Design cpu, start of the top module:
module cpu(clk,rst_n, iaddr, instr, wdata, we, addr, re, rdata, hlt);
input clk,rst_n;
input [15:0] instr;				 
input [15:0] rdata; 			 
output we, re; 
output [15:0] iaddr;			 
output [15:0] addr; 
output [15:0] wdata; 
output hlt;						 
wire [11:0] instr_ID_EX;		 
wire [15:0] src0,src1;			 
wire [15:0] dst_EX_DM;			 
wire [15:0] dst_ID_EX;			 
wire [15:0] pc_ID_EX;			 
wire [15:0] pc_EX_DM;			 
wire [15:0] rf_w_data_DM_WB;	 
wire [15:0] p0,p1;				 
wire [3:0] rf_p0_addr;			 
wire [3:0] rf_p1_addr;			 
wire [3:0] rf_dst_addr_DM_WB;	 
wire [2:0] alu_func_ID_EX;		 
wire [1:0] src0sel_ID_EX;		 
wire [1:0] src1sel_ID_EX;		 
wire [2:0] cc_ID_EX;			 
wire [15:0] p0_EX_DM;			 
wire stall_IM_ID,stall_ID_EX,stall_EX_DM;
wire flow_change_ID_EX,zr_EX_DM,br_instr_ID_EX,jmp_imm_ID_EX,jmp_reg_ID_EX,jmp_imm_EX_DM;
wire rf_re0,rf_re1,rf_we_DM_WB,dm_re_EX_DM,dm_we_EX_DM,clk_z_ID_EX,clk_nv_ID_EX;
wire hlt_DM_WB,byp0_EX,byp0_DM,byp1_EX,byp1_DM;
wire ov,zr,neg;
pc iPC(.clk(clk), .rst_n(rst_n), .stall_IM_ID(stall_IM_ID), .pc(iaddr), .dst_ID_EX(dst_ID_EX),
       .pc_ID_EX(pc_ID_EX), .pc_EX_DM(pc_EX_DM), .flow_change_ID_EX(flow_change_ID_EX));
id	iID(.clk(clk), .rst_n(rst_n), .instr(instr), .zr_EX_DM(zr_EX_DM), .br_instr_ID_EX(br_instr_ID_EX),
        .jmp_imm_ID_EX(jmp_imm_ID_EX), .jmp_reg_ID_EX(jmp_reg_ID_EX), .jmp_imm_EX_DM(jmp_imm_EX_DM), .rf_re0(rf_re0),
		.rf_re1(rf_re1), .rf_we_DM_WB(rf_we_DM_WB), .rf_p0_addr(rf_p0_addr), .rf_p1_addr(rf_p1_addr),
		.rf_dst_addr_DM_WB(rf_dst_addr_DM_WB), .alu_func_ID_EX(alu_func_ID_EX),
		.src0sel_ID_EX(src0sel_ID_EX), .src1sel_ID_EX(src1sel_ID_EX), .dm_re_EX_DM(dm_re_EX_DM),
		.dm_we_EX_DM(dm_we_EX_DM), .clk_z_ID_EX(clk_z_ID_EX), .clk_nv_ID_EX(clk_nv_ID_EX),
		.instr_ID_EX(instr_ID_EX), .cc_ID_EX(cc_ID_EX), .stall_IM_ID(stall_IM_ID),
		.stall_ID_EX(stall_ID_EX), .stall_EX_DM(stall_EX_DM), .hlt_DM_WB(hlt_DM_WB),
		.byp0_EX(byp0_EX), .byp0_DM(byp0_DM), .byp1_EX(byp1_EX), .byp1_DM(byp1_DM),
		.flow_change_ID_EX(flow_change_ID_EX));
rf iRF(.clk(clk), .p0_addr(rf_p0_addr), .p1_addr(rf_p1_addr), .p0(p0), .p1(p1),
       .re0(rf_re0), .re1(rf_re1), .dst_addr(rf_dst_addr_DM_WB), .dst(rf_w_data_DM_WB),
 	   .we(rf_we_DM_WB));
src_mux ISRCMUX(.clk(clk), .stall_ID_EX(stall_ID_EX), .stall_EX_DM(stall_EX_DM),
                .src0sel_ID_EX(src0sel_ID_EX), .src1sel_ID_EX(src1sel_ID_EX), .p0(p0), .p1(p1),
  ...
Size in the first run: ~480 flip-flops, ~85 I/O pins, about 25000 sq um of cells after synthesis.
clock: 5.89 ns
lec_check: 0
cap_margin: 20
core_margin: 2
core_utilization: 62
slew_margin: 20
run.sh (not shown) runs the stock make flow with config.mk's settings and CLKGATE_MAP_FILE=.
The starting point finished with timing, DRC and antenna clean.
Rerun with:
--- a/flow/config.mk
+++ b/flow/config.mk
@@ -7,0 +8 @@
+export ABC_AREA = 1
@@ -10 +11,6 @@
-export CORE_UTILIZATION = 62
+export CORE_UTILIZATION = 72
+export CTS_CLUSTER_DIAMETER = 190
+export CTS_CLUSTER_SIZE = 40
+export MAX_ROUTING_LAYER = met4
+export PLACE_DENSITY_LB_ADDON = 0.2
+export SETUP_SLACK_MARGIN = 1.06
==> flow/constraint.sdc (replaced) <==
create_clock -name core_clock -period 3.67 [get_ports {clk}]
set_input_delay 0.7340 -clock core_clock [delete_from_list [all_inputs] [get_ports {clk}]]
set_output_delay 0.7340 -clock core_clock [all_outputs]
set_load 0.01 [all_outputs]
What happened: This time the run died in 5_1_grt, error GRT-0232; area after synthesis went down by 4.5%; die size came out lower by 17%; synthesized cell count goes up by 21%.
Rerun with:
==> flow/config.mk (replaced) <==
export PLATFORM = sky130hd
export DESIGN_NAME = cpu
export DESIGN_NICKNAME = cpu
export VERILOG_FILES = /design/flow/design.v
export SDC_FILE = /design/flow/constraint.sdc
export NUM_CORES = 4
export LEC_CHECK = 0
export CAP_MARGIN = 20
export CORE_MARGIN = 9
export CORE_UTILIZATION = 26
export SETUP_SLACK_MARGIN = 1.39
export SLEW_MARGIN = 20
==> flow/constraint.sdc (replaced) <==
create_clock -name core_clock -period 6.2 [get_ports {clk}]
set_input_delay 1.2400 -clock core_clock [delete_from_list [all_inputs] [get_ports {clk}]]
set_output_delay 1.2400 -clock core_clock [all_outputs]
set_load 0.01 [all_outputs]
With this change the flow went through all stages and came out clean.
Synthesized cell count shrinks by 18%.
Synthesized area came out higher by 4.7%.
Die area rises to 3.1 times its value.
Rerun with:
--- a/flow/config.mk
+++ b/flow/config.mk
@@ -7,0 +8 @@
+export ABC_AREA = 1
@@ -9,3 +10,2 @@
-export CORE_MARGIN = 9
-export CORE_UTILIZATION = 26
-export SETUP_SLACK_MARGIN = 1.39
+export CORE_MARGIN = 2
+export CORE_UTILIZATION = 64
==> flow/constraint.sdc (replaced) <==
create_clock -name core_clock -period 1.57 [get_ports {clk}]
set_input_delay 0.3140 -clock core_clock [delete_from_list [all_inputs] [get_ports {clk}]]
set_output_delay 0.3140 -clock core_clock [all_outputs]
set_load 0.01 [all_outputs]
After rerunning: The changed run ended with an error in 5_1_grt on GRT-0116. Synthesized cell count grows by 21%. Die size came out lower by about 64%. Area after synthesis decreases by 4.5%.

pine:
Starting RTL as in the previous note.
make LEC_CHECK=0 ABC_AREA=1 CAP_MARGIN=20 CORE_MARGIN=2 CORE_UTILIZATION=72 CTS_CLUSTER_DIAMETER=190 CTS_CLUSTER_SIZE=15 PLACE_DENSITY_LB_ADDON=0.2 SETUP_SLACK_MARGIN=-0.31 SLEW_MARGIN=30 finish   # period 3.58 ns
Final checks on pine, whose flow otherwise completed, came back failing, citing negative setup slack.
For birch, these inputs were changed with respect to pine:
==> flow/config.mk <==
export PLATFORM = sky130hd
export DESIGN_NAME = cpu
export DESIGN_NICKNAME = cpu
export VERILOG_FILES = /design/flow/design.v
export SDC_FILE = /design/flow/constraint.sdc
export NUM_CORES = 4
export LEC_CHECK = 0
export CAP_MARGIN = 35
export CORE_ASPECT_RATIO = 0.8
export CORE_MARGIN = 7
export CORE_UTILIZATION = 28
export MAX_ROUTING_LAYER = met5
export SLEW_MARGIN = 30
==> flow/constraint.sdc <==
create_clock -name core_clock -period 8.98 [get_ports {clk}]
set_input_delay 1.7960 -clock core_clock [delete_from_list [all_inputs] [get_ports {clk}]]
set_output_delay 1.7960 -clock core_clock [all_outputs]
set_load 0.01 [all_outputs]
### Flow results
pine ran in full, but the layout does not pass; the checks complain about negative setup slack. birch ended with every stage complete and zero timing, DRC or antenna violations. Run comparison: pine class of the tightest hold or removal check in -> async; birch class of the tightest hold or removal check reg -> reg. Synthesized area per cell, birch vs pine: up by more than a quarter. [compare] base=pine new=birch: placeable core region grew by 0.055 mm2; placed wire-length estimate grew by 12%.

cpu again, from the RTL that the note above started with.
export LEC_CHECK = 0
export ABC_AREA = 1
export CAP_MARGIN = 20
export CELL_PAD_IN_SITES_GLOBAL_PLACEMENT = 2
export CORE_ASPECT_RATIO = 1.82
export CORE_MARGIN = 4
export CORE_UTILIZATION = 26
export GPL_TIMING_DRIVEN = 1
export SETUP_SLACK_MARGIN = 1.39
export SLEW_MARGIN = 30
create_clock -name core_clock -period 6.2 [get_ports {clk}]
The starting point completed with no timing, DRC or antenna violations.
Change:
ABC_AREA = not set   (was 1)
CELL_PAD_IN_SITES_GLOBAL_PLACEMENT = not set   (was 2)
CORE_ASPECT_RATIO = not set   (was 1.82)
CORE_MARGIN = 2   (was 4)
CORE_UTILIZATION = 72   (was 26)
CTS_CLUSTER_SIZE = 40   (was not set)
GPL_TIMING_DRIVEN = not set   (was 1)
SETUP_SLACK_MARGIN = -0.31   (was 1.39)
SLEW_MARGIN = 20   (was 30)
clock period = 4.26 ns   (was 6.2 ns; I/O delays follow)
With this change the flow reached the layout checks and failed them: setup timing; sequential share of layout area came out lower by 3.4 points; global-route usage rises by 39 points; via count grows by 20%; clock skew hardly moves; final area goes up by 8.0%; wire length increases by 1.1%; core utilization went up by 57 points; fmax drops by 1.1%; area after synthesis came out higher by 4.7%.

run A:
cpu again, from the RTL that the note above started with.
Settings: LEC_CHECK=0, ABC_AREA=1, CAP_MARGIN=20, CORE_MARGIN=2, CORE_UTILIZATION=70, CTS_CLUSTER_DIAMETER=231, CTS_CLUSTER_SIZE=14, PLACE_DENSITY_LB_ADDON=0.19, SETUP_SLACK_MARGIN=0.97, SLEW_MARGIN=20; clock period 3.38 ns.
The flow ended early for run A: it failed with a tool error in 5_1_grt.
Edits applied to the flow inputs when going from run A to run B:
- CTS_CLUSTER_DIAMETER removed (was 231)
- CORE_UTILIZATION changed from 70 to 62
- PLACE_DENSITY_LB_ADDON removed (was 0.19)
- CTS_CLUSTER_SIZE removed (was 14)
- SETUP_SLACK_MARGIN removed (was 0.97)
- ABC_AREA removed (was 1)
- the clock period (ns, I/O delays scaled along) changed from 3.38 to 4.88
[summary]
Run A failed in 5_1_grt with GRT-0116. The layout from run B, despite a flow that completed every stage, fails the layout checks, with the failing checks listed as negative setup slack. Relative to run A, the mapped cell area measured on run B has increased by a few percent. Of the two values seen for main logic family after synthesis, simple AND/OR/NAND/NOR gates was produced by run B and AND-OR/OR-AND gates by run A. Delta (run B minus run A): cell total after placement saw a decrease; portion of the post-synthesis area used by sequential elements down 2.4 points; xor/xnor cell area share of the yosys netlist rose by 0.48 points.
The following lists how run C was set up differently from run B:
- ABC_AREA: unset -> 1
- CORE_UTILIZATION: 62 -> 72
- CTS_CLUSTER_DIAMETER: unset -> 400
- CTS_CLUSTER_SIZE: unset -> 100
- the clock period (ns, I/O delays scaled along): 4.88 -> 1.57
## What came out
Across run C and run B, no clean finish was achieved.
[flow] run B | stages: complete | final checks: fail | reason: negative setup slack
Area share of and-or/or-and cells after synthesis in run C vs run B: up 7.7 points
Of run C and run B, the run reporting the higher area share of xor/xnor cells in the synthesized design was run B.
On run C: area fraction in mux cells is 14 points lower than what run B gave.
Diff run B -> run C: post-CTS resize count up 269, number of placed cells counting well taps up about 24%, cell area after placement up 1600 um2.
Any difference in post-synthesis share of cell area spent on full adders, half adders and majority gates between run B and run C is small enough to ignore.
For average cell area after synthesis, dividing the value from run C by the value from run B gives 0.79.
Input changes introduced in run D (baseline for comparison: run C):
- clearing CTS_CLUSTER_SIZE, which used to be 100
- clearing ABC_AREA, which used to be 1
- swapping 72 for 40 in CORE_UTILIZATION
- clearing CTS_CLUSTER_DIAMETER, which used to be 400
- swapping 1.57 for 6.2 in the clock period (ns, I/O delays scaled along)
Results
- Run D closes out successfully: all stages finished, all timing, DRC and antenna checks passed.
- Row portion of the post-synthesis area used by sequential elements: run D lower / run C higher
- Compared with run C, in run D number of cells in the yosys synthesis report -about 18%; area fraction in mux cells +14 points.

cpu again, from the RTL that the note above started with.
make LEC_CHECK=0 ABC_AREA=1 CAP_MARGIN=20 CELL_PAD_IN_SITES_GLOBAL_PLACEMENT=2 CORE_ASPECT_RATIO=0.88 CORE_MARGIN=6 CORE_UTILIZATION=26 GPL_TIMING_DRIVEN=1 SETUP_SLACK_MARGIN=1.39 SLEW_MARGIN=20 finish   # period 6.2 ns
The first run produced a clean layout.
==> next run, changes <==
CELL_PAD_IN_SITES_GLOBAL_PLACEMENT = not set   (was 2)
CORE_ASPECT_RATIO = not set   (was 0.88)
CORE_MARGIN = 2   (was 6)
CORE_UTILIZATION = 71   (was 26)
CTS_CLUSTER_DIAMETER = 231   (was not set)
CTS_CLUSTER_SIZE = 14   (was not set)
GPL_TIMING_DRIVEN = not set   (was 1)
PLACE_DENSITY_LB_ADDON = 0.19   (was not set)
SETUP_SLACK_MARGIN = 0.68   (was 1.39)
clock period = 4.86 ns   (was 6.2 ns; I/O delays follow)
Register-to-register slack is worse by 1.0 ns.
Worst setup slack loses 1.0 ns.
Final area drops by a few percent.
==> next run, changes <==
ABC_AREA = not set   (was 1)
CORE_UTILIZATION = 72   (was 71)
CTS_CLUSTER_DIAMETER = not set   (was 231)
CTS_CLUSTER_SIZE = 32   (was 14)
PLACE_DENSITY = 0.64   (was not set)
PLACE_DENSITY_LB_ADDON = not set   (was 0.19)
SETUP_SLACK_MARGIN = 1.15   (was 0.68)
clock period = 5.07 ns   (was 4.86 ns; I/O delays follow)
Result: With this change the flow did not get past 5_1_grt on GRT-0232; area after synthesis went up by a few percent; die area went up by a few percent; synthesized cell count went down by about a fifth.
==> next run, changes <==
CORE_UTILIZATION = 70   (was 72)
CTS_CLUSTER_DIAMETER = 231   (was not set)
CTS_CLUSTER_SIZE = not set   (was 32)
PLACE_DENSITY = not set   (was 0.64)
SETUP_SLACK_MARGIN = -0.19   (was 1.15)
clock period = 2.83 ns   (was 5.07 ns; I/O delays follow)
The new run failed in 5_1_grt (GRT-0232).
Synthesized cell count stays the same.
Synthesized area does not change.
Die area is higher by 2.8%.
==> next run, changes <==
CELL_PAD_IN_SITES_GLOBAL_PLACEMENT = 2   (was not set)
CORE_MARGIN = 6   (was 2)
CORE_UTILIZATION = 26   (was 70)
CTS_CLUSTER_DIAMETER = not set   (was 231)
GPL_TIMING_DRIVEN = 0   (was not set)
SETUP_SLACK_MARGIN = 1.39   (was -0.19)
clock period = 6.2 ns   (was 2.83 ns; I/O delays follow)
This time the run produced a clean layout.
Area after synthesis does not change.
Synthesized cell count does not change.
Die area increases to 2.8 times its value.
==> next run, changes <==
ABC_AREA = 1   (was not set)
CELL_PAD_IN_SITES_GLOBAL_PLACEMENT = not set   (was 2)
CORE_MARGIN = 2   (was 6)
CORE_UTILIZATION = 72   (was 26)
CTS_CLUSTER_DIAMETER = 231   (was not set)
CTS_CLUSTER_SIZE = 14   (was not set)
GPL_TIMING_DRIVEN = not set   (was 0)
PLACE_DENSITY_LB_ADDON = 0.19   (was not set)
SETUP_SLACK_MARGIN = 0.51   (was 1.39)
clock period = 3.29 ns   (was 6.2 ns; I/O delays follow)
The changed run ended with an error in 5_1_grt (GRT-0116).
Synthesized cell count went up by 21%.
Synthesized area is lower by 4.5%.
Die area fell by 67%.

main:
cpu again, from the RTL that the note above started with.
export LEC_CHECK = 0
export ABC_AREA = 0
export CAP_MARGIN = 20
export CELL_PAD_IN_SITES_DETAIL_PLACEMENT = 0
export CELL_PAD_IN_SITES_GLOBAL_PLACEMENT = 0
export CORE_MARGIN = 2
export CORE_UTILIZATION = 72
export CTS_CLUSTER_DIAMETER = 174
export CTS_CLUSTER_SIZE = 35
export GPL_ROUTABILITY_DRIVEN = 1
export HOLD_SLACK_MARGIN = 0.3
export PLACE_DENSITY_LB_ADDON = 0.27
export SETUP_SLACK_MARGIN = -0.32
export SLEW_MARGIN = 15
export TNS_END_PERCENT = 100
create_clock -name core_clock -period 3.28 [get_ports {clk}]
The log for main ends in global routing with error GRT-0232, so the run never completed.
Input-level comparison between the feature branch and main:
==> flow/config.mk <==
export PLATFORM = sky130hd
export DESIGN_NAME = cpu
export DESIGN_NICKNAME = cpu
export VERILOG_FILES = /design/flow/design.v
export SDC_FILE = /design/flow/constraint.sdc
export NUM_CORES = 4
export LEC_CHECK = 0
export CAP_MARGIN = 20
export CELL_PAD_IN_SITES_DETAIL_PLACEMENT = 0
export CORE_ASPECT_RATIO = 1.7
export CORE_MARGIN = 2
export CORE_UTILIZATION = 34
export GPL_TIMING_DRIVEN = 1
export MAX_ROUTING_LAYER = met5
export MIN_ROUTING_LAYER = met1
export SETUP_SLACK_MARGIN = -0.23
export SLEW_MARGIN = 40
==> flow/constraint.sdc <==
create_clock -name core_clock -period 3.88 [get_ports {clk}]
set_input_delay 0.7760 -clock core_clock [delete_from_list [all_inputs] [get_ports {clk}]]
set_output_delay 0.7760 -clock core_clock [all_outputs]
set_load 0.01 [all_outputs]
==> results <==
The flow for the feature branch finished, though final verification flagged negative setup slack.
Going from main to the feature branch, final weighted congestion in routability-driven placement shrank by more than 10%.
Between main and the feature branch, the detailed-placement wirelength estimate is lower for main.
Diff main..the feature branch | basic-gate share of the synthesized area counting and, or, nand and nor cells | unchanged
Number of nets at floorplan came out exactly the same in main and the feature branch.
main → the feature branch: core footprint increased 110%, number of gates given a new drive strength after cts saw an increase, maximum level of the CTS H-tree now larger, chip height picked up an extra 170 um, post-synthesis instance area flat.
Taking main as 1.0, the feature branch lands at 1.9 on number of standard-cell rows in the floorplan.
Cell total after placement, main and the feature branch: smaller value in main
